## run A
==> flow/design.v (excerpt) <==
module axis_uart_v1_0 #(
	parameter integer BAUD_PRESCALER = 10,	 
	parameter integer PARITY = 0, 			 
	parameter integer BYTE_SIZE = 8, 		 
	parameter integer STOP_BITS = 0, 		 
	parameter integer FIFO_DEPTH = 16,		 
	parameter integer FLOW_CONTROL = 1,		 
	parameter integer DYNAMIC_CONFIG = 1	 
)
(
	input wire aclk,
	input wire aresetn,
	input wire [23:0]s_axis_config_tdata,	 
	input wire s_axis_config_tvalid,
	output wire s_axis_config_tready,
	input wire [15:0]s_axis_tdata,
	input wire s_axis_tvalid,
	output wire s_axis_tready,
	output wire [15:0]m_axis_tdata,
	output wire m_axis_tuser,				 
	output wire m_axis_tvalid,
	input wire m_axis_tready,
	output wire tx,
	input wire rx,
	output wire rts,						 
	input wire cts							 
);
wire s_axis_config_tx_tready;
wire s_axis_config_rx_tready;
assign s_axis_config_tready = (DYNAMIC_CONFIG) ? s_axis_config_tx_tready & s_axis_config_rx_tready : 1'b0;
uart_tx #(
	.BAUD_PRESCALER(BAUD_PRESCALER),
	.PARITY(PARITY),
	.BYTE_SIZE(BYTE_SIZE),
	.STOP_BITS(STOP_BITS),
	.FIFO_DEPTH(FIFO_DEPTH)
) uart_tx_inst (
	.aclk(aclk),
	.aresetn(aresetn),
	.s_axis_config_tdata(s_axis_config_tdata),
	.s_axis_config_tvalid((DYNAMIC_CONFIG) ? (s_axis_config_tvalid & s_axis_config_rx_tready) : 1'b0),
	.s_axis_config_tready(s_axis_config_tx_tready),
	.s_axis_tdata(s_axis_tdata),
	.s_axis_tvalid(s_axis_tvalid),
	.s_axis_tready(s_axis_tready),
	.txd(tx),
	.ctsn(FLOW_CONTROL ? cts : 1'b0)
);
uart_rx #(
	.BAUD_PRESCALER(BAUD_PRESCALER),
	.PARITY(PARITY),
	.BYTE_SIZE(BYTE_SIZE),
	.STOP_BITS(STOP_BITS),
	.FIFO_DEPTH(FIFO_DEPTH)
) uart_rx_inst (
	.aclk(aclk),
	.aresetn(aresetn),
	.s_axis_config_tdata(s_axis_config_tdata),
	.s_axis_config_tvalid((DYNAMIC_CONFIG) ? (s_axis_config_tvalid & s_axis_config_tx_tready) : 1'b0),
	.s_axis_config_tready(s_axis_config_rx_tready),
	.m_axis_tdata(m_axis_tdata),
	.m_axis_tuser(m_axis_tuser),
	.m_axis_tvalid(m_axis_tvalid),
	.m_axis_tready(m_axis_tready),
	.rxd(rx),
	.rtsn(rts)
);
endmodule
Size in the first run: roughly 2900 cells after synthesis.
export LEC_CHECK = 0
export CAP_MARGIN = 20
export CORE_MARGIN = 2
export CORE_UTILIZATION = 41
export SLEW_MARGIN = 20
create_clock -name core_clock -period 5.79 [get_ports {aclk}]
run.sh (not shown) runs the stock make flow with config.mk's settings and CLKGATE_MAP_FILE=.
Run A finished every stage and its layout cleared the timing, design-rule and antenna checks.
## Diff of input files: run B against run A
Settings: swapping 41 for 67 in CORE_UTILIZATION; putting CTS_CLUSTER_SIZE at 32 where nothing was set; putting CTS_CLUSTER_DIAMETER at 331 where nothing was set; swapping 5.79 for 6.48 in the clock period (ns, I/O delays scaled along).
- In summary, run B completed successfully, with a layout that passed the timing, design-rule and antenna checks.
- Route | run B vs run A | wire shorter in run B
- Row area overhead of the layout relative to synthesis: run B lower / run A higher
- In the tables for run A and run B, largest fanout of any net on the critical path reads lower with run A.
Changes in run C relative to run B:
Settings: a deleted CTS_CLUSTER_DIAMETER that had been 331; a change of CORE_UTILIZATION from 67 to 40; a deleted CTS_CLUSTER_SIZE that had been 32; a change of the clock period (ns, I/O delays scaled along) from 6.48 to 8.0.
--- outcome ---
Run C reports its capturing instance or port of the critical path as m_axis_tuser while run B reports m_axis_tdata[9]. Comparing run B and run C, the lower core utilization was measured on run C. Clock-buffer cell count (run C vs. run B) increases by more than 100%. Comparing design area for run B and run C, the smaller number came from run B.

axis_uart_v1_0 again, from the RTL that the note above started with.
Settings: LEC_CHECK=0, CAP_MARGIN=20, CORE_MARGIN=2, CORE_UTILIZATION=56, SLEW_MARGIN=20; clock period 3.22 ns.
The first run completed and failed the layout checks on setup timing.
Next try:
CORE_UTILIZATION = 40   (was 56)
clock period = 5.79 ns   (was 3.22 ns; I/O delays follow)
Now the flow completed without violations.
Clock skew goes up by 0.0084 ns.
Routed wire length climbs by 2.4%.
Design area came out lower by 2.9%.
Flip-flop count does not change.
Sequential power fell by 43%.
Next try:
CORE_UTILIZATION = 67   (was 40)
CTS_CLUSTER_DIAMETER = 331   (was unset)
CTS_CLUSTER_SIZE = 33   (was unset)
clock period = 6.48 ns   (was 5.79 ns; I/O delays follow)
Power went down by about 30%.
Sequential power goes down by 11%.
Cell count decreases by about 14%.
Die size falls by 40%.
Global-route usage came out higher by 11 points.
Core utilization goes up by 26 points.
Next try:
ABC_AREA = 1   (was unset)
CORE_UTILIZATION = 72   (was 67)
CTS_CLUSTER_DIAMETER = 362   (was 331)
CTS_CLUSTER_SIZE = unset   (was 33)
clock period = 3.22 ns   (was 6.48 ns; I/O delays follow)
Effect: Final area is higher by 5.7%; critical path depth climbs by 2; non-clock buffer count rose by 67; setup slack loses 1.4 ns; wire length increases by 16%; clock skew fell by 0.012 ns; die size came out lower by 8.1%; hold slack gets worse by 0.013 ns; sequential cell count stays the same.
Next try:
ABC_AREA = unset   (was 1)
CORE_UTILIZATION = 63   (was 72)
CTS_CLUSTER_DIAMETER = unset   (was 362)
MAX_ROUTING_LAYER = met4   (was unset)
clock period = 8.0 ns   (was 3.22 ns; I/O delays follow)
=> The changed run completed without violations. Total power went down by well over a third. Worst setup slack improves by 2.4 ns. Synthesized area went up slightly. Global-route usage went down by 7.9 points. Critical path depth went down by 2. Die size went up by about a fifth. Routed wire length went down by roughly a tenth. Utilization went down by 12 points.
Next try:
CORE_UTILIZATION = 64   (was 63)
MAX_ROUTING_LAYER = unset   (was met4)
clock period = 6.48 ns   (was 8.0 ns; I/O delays follow)
- The new run ran to the end with no violations
- worst setup slack loses 0.98 ns
- routed wire length is lower by 0.80%
- register-to-register slack loses 1.5 ns
- die size is lower by 1.5%

Starting RTL as in the previous note.
Design axis_uart_v1_0, start of the top module:
module axis_uart_v1_0 #(
	parameter integer BAUD_PRESCALER = 10,	 
	parameter integer PARITY = 0, 			 
	parameter integer BYTE_SIZE = 8, 		 
	parameter integer STOP_BITS = 0, 		 
	parameter integer FIFO_DEPTH = 16,		 
	parameter integer FLOW_CONTROL = 1,		 
	parameter integer DYNAMIC_CONFIG = 1	 
)
(
	input wire aclk,
	input wire aresetn,
	input wire [23:0]s_axis_config_tdata,	 
	input wire s_axis_config_tvalid,
	output wire s_axis_config_tready,
	input wire [15:0]s_axis_tdata,
	input wire s_axis_tvalid,
	output wire s_axis_tready,
	output wire [15:0]m_axis_tdata,
	output wire m_axis_tuser,				 
	output wire m_axis_tvalid,
	input wire m_axis_tready,
	output wire tx,
	input wire rx,
	output wire rts,						 
	input wire cts							 
);
clock: 4.15 ns
lec_check: 0
cap_margin: 20
cell_pad_in_sites_detail_placement: 1
core_aspect_ratio: 0.73
core_margin: 2
core_utilization: 40
max_routing_layer: met4
place_density_lb_addon: 0.14
slew_margin: 20
The baseline passed the timing, design-rule and antenna checks.
Edit:
- CELL_PAD_IN_SITES_DETAIL_PLACEMENT: 1 -> default
- CORE_ASPECT_RATIO: 0.73 -> default
- CORE_UTILIZATION: 40 -> 66
- PLACE_DENSITY_LB_ADDON: 0.14 -> default
- SETUP_SLACK_MARGIN: default -> 1.56
- clock period: 4.15 -> 6.48 ns (I/O delays scaled with it)
Hold slack gains 0.073 ns. Die size is lower by about 40%. Total power is lower by about 40%. Final cell count is lower by about 13%. Area after synthesis stays the same. Count of clock-buffer cells in the layout is lower by 8. Global-route usage is higher by 8.8 points. Wire length is lower by 15%. Clock power is lower by 41%. Clock skew is lower by 0.0076 ns.

## raven
axis_uart_v1_0 again, from the RTL that the note above started with.
export LEC_CHECK = 0
export ABC_AREA = 0
export CAP_MARGIN = 25
export CELL_PAD_IN_SITES_GLOBAL_PLACEMENT = 1
export CORE_MARGIN = 2
export CORE_UTILIZATION = 52
export CTS_CLUSTER_DIAMETER = 388
export GPL_ROUTABILITY_DRIVEN = 1
export HOLD_SLACK_MARGIN = -0.06
export PLACE_DENSITY = 0.68
export SETUP_SLACK_MARGIN = 0.21
export SLEW_MARGIN = 20
create_clock -name core_clock -period 4.48 [get_ports {aclk}]
raven did not stop at any stage, and its layout met the timing, design-rule and antenna checks.
Relative to raven, the following input files were edited for willow:
==> flow/config.mk <==
export PLATFORM = sky130hd
export DESIGN_NAME = axis_uart_v1_0
export DESIGN_NICKNAME = axis_uart_v1_0
export VERILOG_FILES = /design/flow/design.v
export SDC_FILE = /design/flow/constraint.sdc
export NUM_CORES = 4
export LEC_CHECK = 0
export CAP_MARGIN = 20
export CORE_MARGIN = 2
export CORE_UTILIZATION = 64
export SLEW_MARGIN = 20
==> flow/constraint.sdc <==
create_clock -name core_clock -period 4.05 [get_ports {aclk}]
set_input_delay 0.8100 -clock core_clock [delete_from_list [all_inputs] [get_ports {aclk}]]
set_output_delay 0.8100 -clock core_clock [all_outputs]
set_load 0.01 [all_outputs]
--- outcome ---
willow finished every step from synthesis to the final layout, and the layout passed the timing, design-rule and antenna checks.
Looking at slack of the critical path, willow sits 0.29 ns lower than raven does.
willow against raven; number of tap cells inserted is down by more than 10%.
raven ended up with sky130_fd_sc_hd__mux4_2 as its master of the slowest instance on the critical path; willow ended up with sky130_fd_sc_hd__dfxtp_2.
On area enclosed by the die boundary, raven loses to willow.
--- input diff willow..violet ---
-- flow/config.mk --
<<< willow, line 10
export CORE_UTILIZATION = 64
>>> violet, line 10
export CORE_UTILIZATION = 40
==> flow/constraint.sdc <==
create_clock -name core_clock -period 9.21 [get_ports {aclk}]
set_input_delay 1.8420 -clock core_clock [delete_from_list [all_inputs] [get_ports {aclk}]]
set_output_delay 1.8420 -clock core_clock [all_outputs]
set_load 0.01 [all_outputs]
## What came out
- Non-clock buffer count: violet lower than willow
- Wire length grows by a little under 10% when moving from willow to violet.
- [compare] base=willow new=violet: total power shows a reduction of about 54%; power density over cell area shows a reduction of 55%; count of filler cells inserted in the layout shows an increase of 110%.
The inputs of tundra differ from those of violet as listed below.
-- flow/config.mk --
<<< violet, line 10
export CORE_UTILIZATION = 40
>>> tundra, line 10
export CORE_UTILIZATION = 72
export PLACE_DENSITY_LB_ADDON = 0.01
export SETUP_SLACK_MARGIN = 0.93
==> flow/constraint.sdc <==
create_clock -name core_clock -period 3.27 [get_ports {aclk}]
set_input_delay 0.6540 -clock core_clock [delete_from_list [all_inputs] [get_ports {aclk}]]
set_output_delay 0.6540 -clock core_clock [all_outputs]
set_load 0.01 [all_outputs]
- | power share of the clock group | tundra vs violet | 7.1 points lower |
- Summary of tundra over violet: worst setup slack lower; final instance area now sits higher; share of cell area taken by multi-input logic gates higher; worst hold slack down 0.0076 ns; worst slack after detailed placement fell 3.71 ns.
- The part of the cycle the worst path needs in tundra was higher than what violet gave.
- The final report for tundra shows a completed flow and a layout that fails verification, specifically negative setup slack.
- Taking violet as the reference, in tundra sequential standard cell area rose 0.41%, maximum cell stage delay along the critical path fell 0.19 ns, power drawn by the clock network rose about 150%.

== lane 1 ==
Starting RTL as in the previous note.
Settings: LEC_CHECK=0, ABC_AREA=0, CAP_MARGIN=20, CELL_PAD_IN_SITES_DETAIL_PLACEMENT=2, CORE_ASPECT_RATIO=0.86, CORE_MARGIN=10, CORE_UTILIZATION=18, GPL_ROUTABILITY_DRIVEN=0, MAX_ROUTING_LAYER=met5, MIN_ROUTING_LAYER=met2, PLACE_DENSITY_LB_ADDON=0.14, SLEW_MARGIN=20; clock period 4.15 ns.
Every stage of the flow completed for lane 1, and the final layout passed the timing, design-rule and antenna checks.
Here is what was changed in the inputs of lane 2 compared with lane 1.
Settings: a change of CORE_UTILIZATION from 18 to 40; a change of MAX_ROUTING_LAYER from met5 to met4; a deleted ABC_AREA that had been 0; a change of CORE_ASPECT_RATIO from 0.86 to 0.73; a deleted MIN_ROUTING_LAYER that had been met2.
Met1 routing resource usage after global routing, lane 2 and lane 1: lower on lane 1
Compared with lane 1, lane 2 shows a final instance area that is about 6% lower.
The utilization of lane 2 is higher than that of lane 1.
[inputs] lane 3 vs lane 2
Settings: changing CORE_MARGIN from 10 to 2; removing CELL_PAD_IN_SITES_DETAIL_PLACEMENT (formerly 2); removing CORE_ASPECT_RATIO (formerly 0.73); removing GPL_ROUTABILITY_DRIVEN (formerly 0); changing the clock period (ns, I/O delays scaled along) from 4.15 to 8.0.
[summary]
Higher flip-flop and latch share of the layout cell area among lane 2 and lane 3: lane 3
Diff lane 2 -> lane 3 | number of clock buffer instances in the layout | down slightly
Lane 3 -> lane 2: synthesized flop and latch total delta 0, exact match
Per the comparison of lane 3 with lane 2, worst hold slack now smaller, post-route cell area now smaller, static leakage now smaller, TritonCTS buffer count now larger, fraction of cell area in non-clock buffers now smaller.
Setup slack in lane 3 is larger than in lane 2.
As far as clock group share of total power is concerned, lane 2 and lane 3 perform about the same.
Summary: with lane 2 as the reference, power density normalized to cell area in lane 3 moved down by more than a quarter.
Lane 3 has completed all stages; timing, DRC and antenna checks passed.

## v40
axis_uart_v1_0 again, from the RTL that the note above started with.
// axis_uart_v1_0
module axis_uart_v1_0 #(
	parameter integer BAUD_PRESCALER = 10,	 
	parameter integer PARITY = 0, 			 
	parameter integer BYTE_SIZE = 8, 		 
	parameter integer STOP_BITS = 0, 		 
	parameter integer FIFO_DEPTH = 16,		 
	parameter integer FLOW_CONTROL = 1,		 
	parameter integer DYNAMIC_CONFIG = 1	 
)
(
	input wire aclk,
	input wire aresetn,
	input wire [23:0]s_axis_config_tdata,	 
	input wire s_axis_config_tvalid,
	output wire s_axis_config_tready,
	input wire [15:0]s_axis_tdata,
	input wire s_axis_tvalid,
	output wire s_axis_tready,
	output wire [15:0]m_axis_tdata,
	output wire m_axis_tuser,				 
	output wire m_axis_tvalid,
	input wire m_axis_tready,
	output wire tx,
	input wire rx,
	output wire rts,						 
	input wire cts							 
);
clock: 8.0 ns
lec_check: 0
cap_margin: 20
core_margin: 2
core_utilization: 50
setup_slack_margin: 1.51
slew_margin: 20
Here is what was changed in the inputs of v57 compared with v40.
diff --git a/flow/config.mk b/flow/config.mk
--- a/flow/config.mk
+++ b/flow/config.mk
@@ -7,6 +7,9 @@
 export LEC_CHECK = 0
-export CAP_MARGIN = 20
+export CAP_MARGIN = 0
+export CELL_PAD_IN_SITES_GLOBAL_PLACEMENT = 1
+export CORE_ASPECT_RATIO = 1.35
 export CORE_MARGIN = 2
-export CORE_UTILIZATION = 50
-export SETUP_SLACK_MARGIN = 1.51
+export CORE_UTILIZATION = 63
+export HOLD_SLACK_MARGIN = 0.14
+export MAX_ROUTING_LAYER = met4
 export SLEW_MARGIN = 20
==> comparison <==
Power per cell area: v57 vs v40 down about 0.9%
Compare v57 and v40 | sequential share of layout area higher: v57
v57 vs v40 on sum of met2 wire segment lengths after detailed routing: v57 is the higher one.
v57 vs. v40: post-route minimum period lost 100 ps, die outline area lost 20%, total via count in the routed design picked up an extra 149.
Fraction of standard cell area in multi-input logic: v57 > v40
Floorplan row count in v57 vs v40: up 3
Changes in v48 relative to v57:
diff --git a/flow/config.mk b/flow/config.mk
--- a/flow/config.mk
+++ b/flow/config.mk
@@ -9,5 +9,6 @@
 export CELL_PAD_IN_SITES_GLOBAL_PLACEMENT = 1
-export CORE_ASPECT_RATIO = 1.35
+export CORE_ASPECT_RATIO = 1.86
 export CORE_MARGIN = 2
 export CORE_UTILIZATION = 63
+export CTS_CLUSTER_DIAMETER = 302
 export HOLD_SLACK_MARGIN = 0.14
==> flow/constraint.sdc <==
create_clock -name core_clock -period 4.55 [get_ports {aclk}]
set_input_delay 0.9100 -clock core_clock [delete_from_list [all_inputs] [get_ports {aclk}]]
set_output_delay 0.9100 -clock core_clock [all_outputs]
set_load 0.01 [all_outputs]
Results
Looking at the reports, v48 completed the entire flow and the layout it produced met the timing, design-rule and antenna checks.
v48 -> v57: share of final layout cell area taken by clock buffers and inverters flat
Diff v57 -> v48: total power saw an increase; total die area saw little to no change.
Power is estimated from default activity; no workload was simulated.
